oak:
## AuctionSearch
module AuctionSearch(
  input         clock,
  input         reset,
  output        io_rewardIn_0_ready,
  input         io_rewardIn_0_valid,
  input  [7:0]  io_rewardIn_0_reward,
  input  [10:0] io_rewardIn_0_idx,
  input         io_rewardIn_0_last,
  output [10:0] io_agentIdx_0,
  input  [7:0]  io_price_0,
  output        io_rewardIn_1_ready,
  input         io_rewardIn_1_valid,
  input  [7:0]  io_rewardIn_1_reward,
  input  [10:0] io_rewardIn_1_idx,
  output [10:0] io_agentIdx_1,
  input  [7:0]  io_price_1,
  output        io_rewardIn_2_ready,
  input         io_rewardIn_2_valid,
  input  [7:0]  io_rewardIn_2_reward,
  input  [10:0] io_rewardIn_2_idx,
  output [10:0] io_agentIdx_2,
  input  [7:0]  io_price_2,
  output        io_rewardIn_3_ready,
  input         io_rewardIn_3_valid,
  input  [7:0]  io_rewardIn_3_reward,
  input  [10:0] io_rewardIn_3_idx,
  output [10:0] io_agentIdx_3,
  input  [7:0]  io_price_3,
  output        io_rewardIn_4_ready,
  input         io_rewardIn_4_valid,
  input  [7:0]  io_rewardIn_4_reward,
  input  [10:0] io_rewardIn_4_idx,
  output [10:0] io_agentIdx_4,
  input  [7:0]  io_price_4,
  output        io_rewardIn_5_ready,
  input         io_rewardIn_5_valid,
  input  [7:0]  io_rewardIn_5_reward,
  input  [10:0] io_rewardIn_5_idx,
  output [10:0] io_agentIdx_5,
  input  [7:0]  io_price_5,
  output        io_rewardIn_6_ready,
  input         io_rewardIn_6_valid,
  input  [7:0]  io_rewardIn_6_reward,
  input  [10:0] io_rewardIn_6_idx,
  output [10:0] io_agentIdx_6,
  input  [7:0]  io_price_6,
  output        io_rewardIn_7_ready,
  input         io_rewardIn_7_valid,
  input  [7:0]  io_rewardIn_7_reward,
  input  [10:0] io_rewardIn_7_idx,
  output [10:0] io_agentIdx_7,
  input  [7:0]  io_price_7,
  input         io_resultOut_ready,
  output        io_resultOut_valid,
  output [10:0] io_resultOut_winner,
  output [7:0]  io_resultOut_bid
);
make LEC_CHECK=0 CAP_MARGIN=25 CORE_MARGIN=2 CORE_UTILIZATION=70 CTS_CLUSTER_SIZE=46 GPL_ROUTABILITY_DRIVEN=1 MAX_ROUTING_LAYER=met4 MIN_ROUTING_LAYER=met1 SETUP_SLACK_MARGIN=-0.27 SLEW_MARGIN=20 TNS_END_PERCENT=70 finish   # period 2.7 ns
run.sh (not shown) runs the stock make flow with config.mk's settings and CLKGATE_MAP_FILE=.
Completing all stages was not enough for oak: its layout failed the final checks because of max-capacitance violations, max-slew violations, negative setup slack.
Setup changes, oak to pine
Settings: an added HOLD_SLACK_MARGIN of 0.3; a change of CTS_CLUSTER_SIZE from 46 to 37; an added ABC_AREA of 1; a deleted SETUP_SLACK_MARGIN that had been -0.27; a change of the clock period (ns, I/O delays scaled along) from 2.7 to 2.13.
Notes after the runs:
What ended pine was a tool error in 5_1_grt; the run never finished.
Area reported by Yosys stat, pine vs oak: up by a few percent
Higher area fraction in and, or, nand and nor cells after synthesis goes to pine over oak.
Changes observed in pine relative to oak: number of cells upsized or downsized after cts went up 1563, die boundary width increased about 3%, cell area reported after detailed placement higher, synthesized area climbed 5.9%, cell total after placement increased by about 16% relative to the old numbers.
Looking at worst setup timing slack at the placement stage, pine sits 0.058 ns higher than oak does.
Against oak, number of rows in the core area in pine rose by a few percent.
| initial core utilization | pine vs oak | 0.18 points lower |
Side by side, mux contribution to synthesized area turned out lower in pine than in oak.

* * *

AuctionSearch again, from the RTL that the note above started with.
make LEC_CHECK=0 CAP_MARGIN=25 CORE_MARGIN=2 CORE_UTILIZATION=72 GPL_ROUTABILITY_DRIVEN=0 HOLD_SLACK_MARGIN=0.29 MAX_ROUTING_LAYER=met4 MIN_ROUTING_LAYER=met1 PLACE_DENSITY_LB_ADDON=0.01 SETUP_SLACK_MARGIN=1.28 SLEW_MARGIN=20 TNS_END_PERCENT=25 finish   # period 4.56 ns
The first run ran to the end with no violations.
Rerun with:
CORE_MARGIN = 4   (was 2)
CORE_UTILIZATION = 31   (was 72)
HOLD_SLACK_MARGIN = 0.11   (was 0.29)
PLACE_DENSITY_LB_ADDON = default   (was 0.01)
SETUP_SLACK_MARGIN = default   (was 1.28)
clock period = 3.53 ns   (was 4.56 ns; I/O delays follow)
=> The new run completed without violations. Wire length decreases by about a fifth. Register-to-register slack loses 0.19 ns. Critical path depth is lower by 5. Clock skew is higher by 0.021 ns. Die area rises by well over a third. Clock power grows by a quarter to a third. Via count drops by roughly a tenth. Worst hold slack degrades by 0.0057 ns. Sequential power came out higher by a quarter to a third. Final cell count went up by about a fifth.
Rerun with:
CORE_MARGIN = 2   (was 4)
CORE_UTILIZATION = 68   (was 31)
GPL_ROUTABILITY_DRIVEN = 1   (was 0)
HOLD_SLACK_MARGIN = default   (was 0.11)
TNS_END_PERCENT = 70   (was 25)
clock period = 2.98 ns   (was 3.53 ns; I/O delays follow)
Effect:
- Now the flow completed and failed the layout checks on setup timing
- synthesized area does not change
- total power grows by 20%
- non-clock buffer count grows by 436
Rerun with:
CORE_UTILIZATION = 71   (was 68)
GPL_ROUTABILITY_DRIVEN = 0   (was 1)
clock period = 2.9 ns   (was 2.98 ns; I/O delays follow)
What happened: Now the flow stopped in 5_1_grt. Die size goes down by a few percent. Area after synthesis does not change. Synthesized cell count stays the same.
Rerun with:
CAP_MARGIN = 20   (was 25)
GPL_ROUTABILITY_DRIVEN = default   (was 0)
MAX_ROUTING_LAYER = default   (was met4)
MIN_ROUTING_LAYER = default   (was met1)
TNS_END_PERCENT = default   (was 70)
clock period = 3.2 ns   (was 2.9 ns; I/O delays follow)
=> The new run ran to the end with violations: setup timing. Area after synthesis does not change. Die area is unchanged. Synthesized cell count is unchanged.

* * *

Starting RTL as in the previous note.
clock: 6.45 ns
lec_check: 0
cap_margin: 20
cell_pad_in_sites_global_placement: 0
core_margin: 8
core_utilization: 41
max_routing_layer: met5
min_routing_layer: met2
place_density: 0.9
slew_margin: 10
The first run produced a clean layout.
Next try:
Settings changed: CELL_PAD_IN_SITES_GLOBAL_PLACEMENT 0 to default, CORE_MARGIN 8 to 2, CORE_UTILIZATION 41 to 40, MAX_ROUTING_LAYER met5 to default, MIN_ROUTING_LAYER met2 to default, PLACE_DENSITY 0.9 to 0.6, SLEW_MARGIN 10 to 20.
Clock period 6.45 ns to 3.8 ns, I/O delays scaled along.
What happened: Critical path depth went down by 2. Hold slack gains 16 ps. Clock skew drops by 28 ps. Clock-buffer cell count increases by 15. Sequential share of layout area drops by 0.76 points. First-iteration DRC count decreases by 81%. Cell area grows by 2.2%. Global-route usage shrinks by 9.2 points. Die size came out lower by 4.3%. Worst setup slack got worse by 1300 ps. Non-clock buffer count came out higher by 85.
Next try:
Settings changed: CORE_UTILIZATION 40 to 71, PLACE_DENSITY 0.6 to default, SETUP_SLACK_MARGIN from default to 0.6.
Clock period 3.8 ns to 2.11 ns, I/O delays scaled along.
Effect: The new run aborted during global routing (5_1_grt) (GRT-0116). Die size goes down by 43%. Area after synthesis does not change. Synthesized cell count stays the same.
Next try:
Settings changed: CORE_UTILIZATION 71 to 66, PLACE_DENSITY from default to 0.6, SETUP_SLACK_MARGIN 0.6 to default.
Clock period 2.11 ns to 3.25 ns, I/O delays scaled along.
This time the run finished but failed the layout checks on setup timing. Die area rises by 7.5%. Synthesized area is unchanged. Synthesized cell count is unchanged.
Next try:
Settings changed: CORE_UTILIZATION 66 to 9.
Clock period 3.25 ns to 4.15 ns, I/O delays scaled along.
The new run went through all stages and came out clean; sequential power fell by 22%; synthesized cell count does not change; clock skew rose by 26 ps; final area rose by 5.4%; setup slack improved by 400 ps; die area rose to 7.2 times its value.
Next try:
Settings changed: ABC_AREA from default to 1, CORE_UTILIZATION 9 to 66, HOLD_SLACK_MARGIN from default to 0.3.
Clock period 4.15 ns to 2.51 ns, I/O delays scaled along.
The new run produced a layout that fails on capacitance limit, slew limit, setup timing.
Flip-flop count stays the same.
Final cell count goes down by a quarter to a third.
Final area climbs by a little under a tenth.
Global-route usage goes up by 31 points.
Power goes up by well over a third.
Critical path depth climbs by 5.
Synthesized cell count came out higher by about a fifth.
Routed wire length went up by roughly a tenth.
Via count rises by a quarter to a third.

* * *

== job 3322 ==
AuctionSearch again, from the RTL that the note above started with.
// AuctionSearch
module AuctionSearch(
  input         clock,
  input         reset,
  output        io_rewardIn_0_ready,
  input         io_rewardIn_0_valid,
  input  [7:0]  io_rewardIn_0_reward,
  input  [10:0] io_rewardIn_0_idx,
  input         io_rewardIn_0_last,
  output [10:0] io_agentIdx_0,
  input  [7:0]  io_price_0,
  output        io_rewardIn_1_ready,
  input         io_rewardIn_1_valid,
  input  [7:0]  io_rewardIn_1_reward,
  input  [10:0] io_rewardIn_1_idx,
  output [10:0] io_agentIdx_1,
  input  [7:0]  io_price_1,
  output        io_rewardIn_2_ready,
  input         io_rewardIn_2_valid,
  input  [7:0]  io_rewardIn_2_reward,
  input  [10:0] io_rewardIn_2_idx,
  output [10:0] io_agentIdx_2,
  input  [7:0]  io_price_2,
  output        io_rewardIn_3_ready,
  input         io_rewardIn_3_valid,
  input  [7:0]  io_rewardIn_3_reward,
  input  [10:0] io_rewardIn_3_idx,
  output [10:0] io_agentIdx_3,
  input  [7:0]  io_price_3,
  output        io_rewardIn_4_ready,
  input         io_rewardIn_4_valid,
  input  [7:0]  io_rewardIn_4_reward,
  input  [10:0] io_rewardIn_4_idx,
  output [10:0] io_agentIdx_4,
  input  [7:0]  io_price_4,
  output        io_rewardIn_5_ready,
  input         io_rewardIn_5_valid,
  input  [7:0]  io_rewardIn_5_reward,
  input  [10:0] io_rewardIn_5_idx,
  output [10:0] io_agentIdx_5,
  input  [7:0]  io_price_5,
  output        io_rewardIn_6_ready,
  input         io_rewardIn_6_valid,
  input  [7:0]  io_rewardIn_6_reward,
  input  [10:0] io_rewardIn_6_idx,
  output [10:0] io_agentIdx_6,
  input  [7:0]  io_price_6,
  output        io_rewardIn_7_ready,
  input         io_rewardIn_7_valid,
  input  [7:0]  io_rewardIn_7_reward,
  input  [10:0] io_rewardIn_7_idx,
  output [10:0] io_agentIdx_7,
  input  [7:0]  io_price_7,
  input         io_resultOut_ready,
  output        io_resultOut_valid,
  output [10:0] io_resultOut_winner,
  output [7:0]  io_resultOut_bid
);
clock: 4.56 ns
lec_check: 0
cap_margin: 25
core_margin: 2
core_utilization: 72
cts_cluster_size: 100
gpl_routability_driven: 0
hold_slack_margin: -0.09
max_routing_layer: met4
min_routing_layer: met1
setup_slack_margin: 0.52
slew_margin: 20
tns_end_percent: 25
Input-level comparison between job 8106 and job 3322:
==> flow/config.mk <==
export PLATFORM = sky130hd
export DESIGN_NAME = AuctionSearch
export DESIGN_NICKNAME = AuctionSearch
export VERILOG_FILES = /design/flow/design.v
export SDC_FILE = /design/flow/constraint.sdc
export NUM_CORES = 4
export LEC_CHECK = 0
export CAP_MARGIN = 25
export CORE_MARGIN = 4
export CORE_UTILIZATION = 58
export GPL_ROUTABILITY_DRIVEN = 1
export HOLD_SLACK_MARGIN = 0.3
export MAX_ROUTING_LAYER = met4
export MIN_ROUTING_LAYER = met1
export SLEW_MARGIN = 20
export TNS_END_PERCENT = 25
==> flow/constraint.sdc <==
create_clock -name core_clock -period 2.38 [get_ports {clock}]
set_input_delay 0.4760 -clock core_clock [delete_from_list [all_inputs] [get_ports {clock}]]
set_output_delay 0.4760 -clock core_clock [all_outputs]
set_load 0.01 [all_outputs]
==> comparison <==
Finished, but not clean: job 8106, with negative setup slack. Run comparison: job 8106 end point of the critical path search.compRegs_1_2_runningBid[4]$_SDFFE_PP0N_; job 3322 end point of the critical path io_resultOut_bid[4]. Of job 8106 and job 3322, the run reporting the higher switching share of total power was job 8106. Overall chip area in job 8106 vs job 3322: up 0.019 mm². Across both runs, largest incremental delay on the critical path was lower for job 8106 than for job 3322.
Setup changes, job 8106 to job 3705
-- flow/config.mk --
<<< job 8106, line 8
export CAP_MARGIN = 25
export CORE_MARGIN = 4
export CORE_UTILIZATION = 58
export GPL_ROUTABILITY_DRIVEN = 1
export HOLD_SLACK_MARGIN = 0.3
export MAX_ROUTING_LAYER = met4
export MIN_ROUTING_LAYER = met1
export SLEW_MARGIN = 20
>>> job 3705, line 8
export CAP_MARGIN = 25
export CORE_MARGIN = 2
export CORE_UTILIZATION = 72
export GPL_ROUTABILITY_DRIVEN = 0
export HOLD_SLACK_MARGIN = 0.29
export MAX_ROUTING_LAYER = met4
export MIN_ROUTING_LAYER = met1
export SETUP_SLACK_MARGIN = 0.52
export SLEW_MARGIN = 20
==> flow/constraint.sdc <==
create_clock -name core_clock -period 4.56 [get_ports {clock}]
set_input_delay 0.9120 -clock core_clock [delete_from_list [all_inputs] [get_ports {clock}]]
set_output_delay 0.9120 -clock core_clock [all_outputs]
set_load 0.01 [all_outputs]
==> comparison <==
Worst setup slack (job 3705 over job 8106): increase, 1530 ps
Of job 8106 and job 3705, just one finished clean: job 3705.
Job 8106 completed end to end; final checks failed (negative setup slack).
Run comparison: job 3705 cell at the slowest stage of the critical path sky130_fd_sc_hd__clkdlybuf4s50_1; job 8106 cell at the slowest stage of the critical path sky130_fd_sc_hd__fa_2
Job 8106 -> job 3705: via count of the first global-routing pass decreased by a little under 10%
The higher met2 wirelength from detailed routing of job 3705 and job 8106 is in job 8106.
Job 8106 has a higher logic gate share of total power than job 3705.
The following lists how job 333 was set up differently from job 3705:
==> flow/config.mk <==
export PLATFORM = sky130hd
export DESIGN_NAME = AuctionSearch
export DESIGN_NICKNAME = AuctionSearch
export VERILOG_FILES = /design/flow/design.v
export SDC_FILE = /design/flow/constraint.sdc
export NUM_CORES = 4
export LEC_CHECK = 0
export ABC_AREA = 1
export CAP_MARGIN = 5
export CORE_MARGIN = 4
export CORE_UTILIZATION = 26
export CTS_CLUSTER_SIZE = 95
export GPL_ROUTABILITY_DRIVEN = 0
export MAX_ROUTING_LAYER = met4
export MIN_ROUTING_LAYER = met1
export SETUP_SLACK_MARGIN = 0.9
export SLEW_MARGIN = 20
export TNS_END_PERCENT = 25
==> flow/constraint.sdc <==
create_clock -name core_clock -period 3.53 [get_ports {clock}]
set_input_delay 0.7060 -clock core_clock [delete_from_list [all_inputs] [get_ports {clock}]]
set_output_delay 0.7060 -clock core_clock [all_outputs]
set_load 0.01 [all_outputs]
Findings:
The higher post-route standard cell area excluding fillers came out of job 333. The met3 global-route usage number comes out higher for job 3705 vs job 333. Looking at worst setup path startpoint, the search.slast_runningWinner_oldPrice[0]$_SDFFE_PP0P_ result is from job 3705; the search.slast_runningWinner_runningBid[0]$_SDFFE_PP0P_ one comes from job 333. Worst hold slack deteriorates in job 333 relative to job 3705. Comparing job 3705 and job 333, the lower number of tap instances is on job 3705. Taking job 3705 as the reference, in job 333 final-layout fill cell count higher, die area up 190%.
Input-level comparison between job 7982 and job 333:
==> flow/config.mk <==
export PLATFORM = sky130hd
export DESIGN_NAME = AuctionSearch
export DESIGN_NICKNAME = AuctionSearch
export VERILOG_FILES = /design/flow/design.v
export SDC_FILE = /design/flow/constraint.sdc
export NUM_CORES = 4
export LEC_CHECK = 0
export CAP_MARGIN = 25
export CORE_MARGIN = 2
export CORE_UTILIZATION = 72
export GPL_ROUTABILITY_DRIVEN = 0
export HOLD_SLACK_MARGIN = 0.29
export MAX_ROUTING_LAYER = met4
export MIN_ROUTING_LAYER = met1
export SETUP_SLACK_MARGIN = 0.52
export SLEW_MARGIN = 20
export TNS_END_PERCENT = 100
==> flow/constraint.sdc <==
create_clock -name core_clock -period 4.43 [get_ports {clock}]
set_input_delay 0.8860 -clock core_clock [delete_from_list [all_inputs] [get_ports {clock}]]
set_output_delay 0.8860 -clock core_clock [all_outputs]
set_load 0.01 [all_outputs]
- The final layout from job 7982, which completed every stage, passed the timing, DRC and antenna checks at the end of the flow.
- Going from job 333 to job 7982, the total met2 wirelength after detailed routing was found to have gone down by 20%.
- Compared with job 333, in job 7982 net count reported at finish now smaller, number of buffers created by CTS up about 1%.
Relative to job 7982, the following input files were edited for job 360:
-- flow/config.mk --
<<< job 7982, line 14
export MIN_ROUTING_LAYER = met1
export SETUP_SLACK_MARGIN = 0.52
export SLEW_MARGIN = 20
export TNS_END_PERCENT = 100
>>> job 360, line 14
export MIN_ROUTING_LAYER = met1
export SETUP_SLACK_MARGIN = -0.38
export SLEW_MARGIN = 20
export TNS_END_PERCENT = 25
==> flow/constraint.sdc <==
create_clock -name core_clock -period 3.74 [get_ports {clock}]
set_input_delay 0.7480 -clock core_clock [delete_from_list [all_inputs] [get_ports {clock}]]
set_output_delay 0.7480 -clock core_clock [all_outputs]
set_load 0.01 [all_outputs]
Notes after the runs:
Total power (lower): job 7982. Wire length of the first global-routing pass: job 7982 vs job 360, no meaningful difference. Job 7982 has a lower maximum resistive drop on vdd than job 360. Of job 360 and job 7982, the run reporting the lower final core utilization was job 360. Combinational power (higher): job 360. Summary of job 360 over job 7982: actual slew at the worst max-slew pin +24 ps; worst path setup slack after routing -790 ps. NOTE non-clock buffer total of the final layout job 7982->job 360 increased slightly. Tightest slew margin relative to the limit (higher): job 7982. What the final checks of job 360 revealed, after a flow that finished every stage, was a layout that fails on negative setup slack.
Power figures rest on the tool's default switching activity, not on a simulated workload.
